// RSA_TOP
module RSA_TOP (
    clk, rst_n, in_valid,
    in_p, in_q, in_e, in_c,
    out_valid, out_m
);
input clk, rst_n, in_valid;
input [3:0] in_p, in_q;
input [7:0] in_e, in_c;
output reg out_valid;
output reg [7:0] out_m;
parameter WIDTH = 4 ;
parameter ST_IN = 0 ;
parameter ST_OUT = 1 ;  
reg current_state  ;
reg next_state  ;
reg  [WIDTH*2-1:0] c_text , c_wait_1 ;
reg  [WIDTH-1  :0] get_p, get_q ;
reg  [WIDTH*2-1:0] get_e ;
reg  [WIDTH*2-1:0] decrypted_text  ;
reg  [WIDTH*2-1:0] decrypted_text_wait_1  ;
wire [WIDTH*2-1:0] OUT_D, OUT_N ;
reg  [WIDTH*2-1:0] private_D , private_N ;
reg  [2:0] count_number ;
reg  [2:0] count_out ; 
integer i  ;
reg count_1 ;
always@(posedge clk, negedge rst_n)
begin
	if(!rst_n)
		begin
			count_1 <= 'd0 ;
		end
	else if (current_state == ST_IN)
		begin
			if (in_valid) begin
				if(count_1 !=1) 
					count_1 <= count_1 + 'd1 ;
			end
		end
	else
		count_1 <= 'd0 ;
end	
reg [2:0] count_8 ;
always@(posedge clk, negedge rst_n)
begin
	if(!rst_n)
		begin
			count_8 <= 'd0 ;
		end
	else if (current_state == ST_IN)
		begin
			if (in_valid) begin
				count_8 <= count_8 + 'd1 ;
			end
		end
	else if (current_state == ST_OUT)
		begin
			count_8 <= count_8 + 'd1 ;
		end
	else
		count_8 <= 'd0 ;
end
always@(posedge clk, negedge rst_n)
begin
	if(!rst_n)
		begin
			get_e <='d0;
			get_p <='d0;
			get_q <='d0;
		end
	else 
		begin
			if (count_1 == 0)
				begin
					get_e <= in_e ;
					get_p <= in_p ;
  ...
Size: about 16000 cells after synthesis, roughly 180 flip-flops, about 36 I/O pins, ~110000 um2 of cells after synthesis.
Settings: LEC_CHECK=0, ABC_AREA=1, CAP_MARGIN=20, CORE_ASPECT_RATIO=0.5, CORE_MARGIN=2, CORE_UTILIZATION=69, CTS_CLUSTER_DIAMETER=340, CTS_CLUSTER_SIZE=95, PLACE_DENSITY=0.41, SLEW_MARGIN=20; clock period 46.5 ns.
run.sh (not shown) runs the stock make flow with config.mk's settings and CLKGATE_MAP_FILE=.
The starting point did not get past global routing (GRT-0232).
Next try:
==> flow/config.mk (replaced) <==
export PLATFORM = sky130hd
export DESIGN_NAME = RSA_TOP
export DESIGN_NICKNAME = RSA_TOP
export VERILOG_FILES = /design/flow/design.v
export SDC_FILE = /design/flow/constraint.sdc
export NUM_CORES = 4
export LEC_CHECK = 0
export CAP_MARGIN = 20
export CORE_MARGIN = 2
export CORE_UTILIZATION = 70
export PLACE_DENSITY = 0.65
export SLEW_MARGIN = 20
==> flow/constraint.sdc (replaced) <==
create_clock -name core_clock -period 72.9 [get_ports {clk}]
set_input_delay 14.5800 -clock core_clock [delete_from_list [all_inputs] [get_ports {clk}]]
set_output_delay 14.5800 -clock core_clock [all_outputs]
set_load 0.01 [all_outputs]
Result: This time the run ran to the end with violations: setup timing. Synthesized cell count goes down by 12%. Die size goes down by 0.60%. Area after synthesis goes up by 0.96%.
Next try:
--- a/flow/config.mk
+++ b/flow/config.mk
@@ -9,4 +9,3 @@
 export CORE_MARGIN = 2
-export CORE_UTILIZATION = 70
-export PLACE_DENSITY = 0.65
+export CORE_UTILIZATION = 40
 export SLEW_MARGIN = 20
==> flow/constraint.sdc (replaced) <==
create_clock -name core_clock -period 90.0 [get_ports {clk}]
set_input_delay 18.0000 -clock core_clock [delete_from_list [all_inputs] [get_ports {clk}]]
set_output_delay 18.0000 -clock core_clock [all_outputs]
set_load 0.01 [all_outputs]
Now the flow completed without violations.
Sequential share of layout area grows by 0.17 points.
Worst setup slack gets better by 6500 ps.
Clock skew rose by 18 ps.
Next try:
--- a/flow/config.mk
+++ b/flow/config.mk
@@ -7,3 +7,5 @@
 export LEC_CHECK = 0
+export ABC_AREA = 1
 export CAP_MARGIN = 20
+export CELL_PAD_IN_SITES_GLOBAL_PLACEMENT = 1
 export CORE_MARGIN = 2
==> flow/constraint.sdc (replaced) <==
create_clock -name core_clock -period 98.2 [get_ports {clk}]
set_input_delay 19.6400 -clock core_clock [delete_from_list [all_inputs] [get_ports {clk}]]
set_output_delay 19.6400 -clock core_clock [all_outputs]
set_load 0.01 [all_outputs]
Outcome: Worst hold slack gets worse by 25 ps. Setup slack improved by 6400 ps. Via count stays flat. Clock-buffer cell count is unchanged.
Next try:
--- a/flow/config.mk
+++ b/flow/config.mk
@@ -9,5 +9,6 @@
 export CAP_MARGIN = 20
-export CELL_PAD_IN_SITES_GLOBAL_PLACEMENT = 1
 export CORE_MARGIN = 2
-export CORE_UTILIZATION = 40
+export CORE_UTILIZATION = 70
+export CTS_CLUSTER_DIAMETER = 227
+export PLACE_DENSITY = 0.65
 export SLEW_MARGIN = 20
==> flow/constraint.sdc (replaced) <==
create_clock -name core_clock -period 62.8 [get_ports {clk}]
set_input_delay 12.5600 -clock core_clock [delete_from_list [all_inputs] [get_ports {clk}]]
set_output_delay 12.5600 -clock core_clock [all_outputs]
set_load 0.01 [all_outputs]
Effect:
- The new run finished but fails on setup timing
- cell count goes down by 3.8%
- via count goes up by 11%
- die area goes down by 43%
- non-clock buffer count goes up by 767
- worst setup slack gets worse by 15000 ps
- wire length goes up by 2.5%
Next try:
--- a/flow/config.mk
+++ b/flow/config.mk
@@ -7,8 +7,5 @@
 export LEC_CHECK = 0
-export ABC_AREA = 1
 export CAP_MARGIN = 20
 export CORE_MARGIN = 2
-export CORE_UTILIZATION = 70
-export CTS_CLUSTER_DIAMETER = 227
-export PLACE_DENSITY = 0.65
+export CORE_UTILIZATION = 68
 export SLEW_MARGIN = 20
==> flow/constraint.sdc (replaced) <==
create_clock -name core_clock -period 25.5 [get_ports {clk}]
set_input_delay 5.1000 -clock core_clock [delete_from_list [all_inputs] [get_ports {clk}]]
set_output_delay 5.1000 -clock core_clock [all_outputs]
set_load 0.01 [all_outputs]
The new run ended with an error in clock tree synthesis on DPL-0033.
Die size rose by a few percent.
Area after synthesis rose slightly.
Synthesized cell count fell by roughly a tenth.
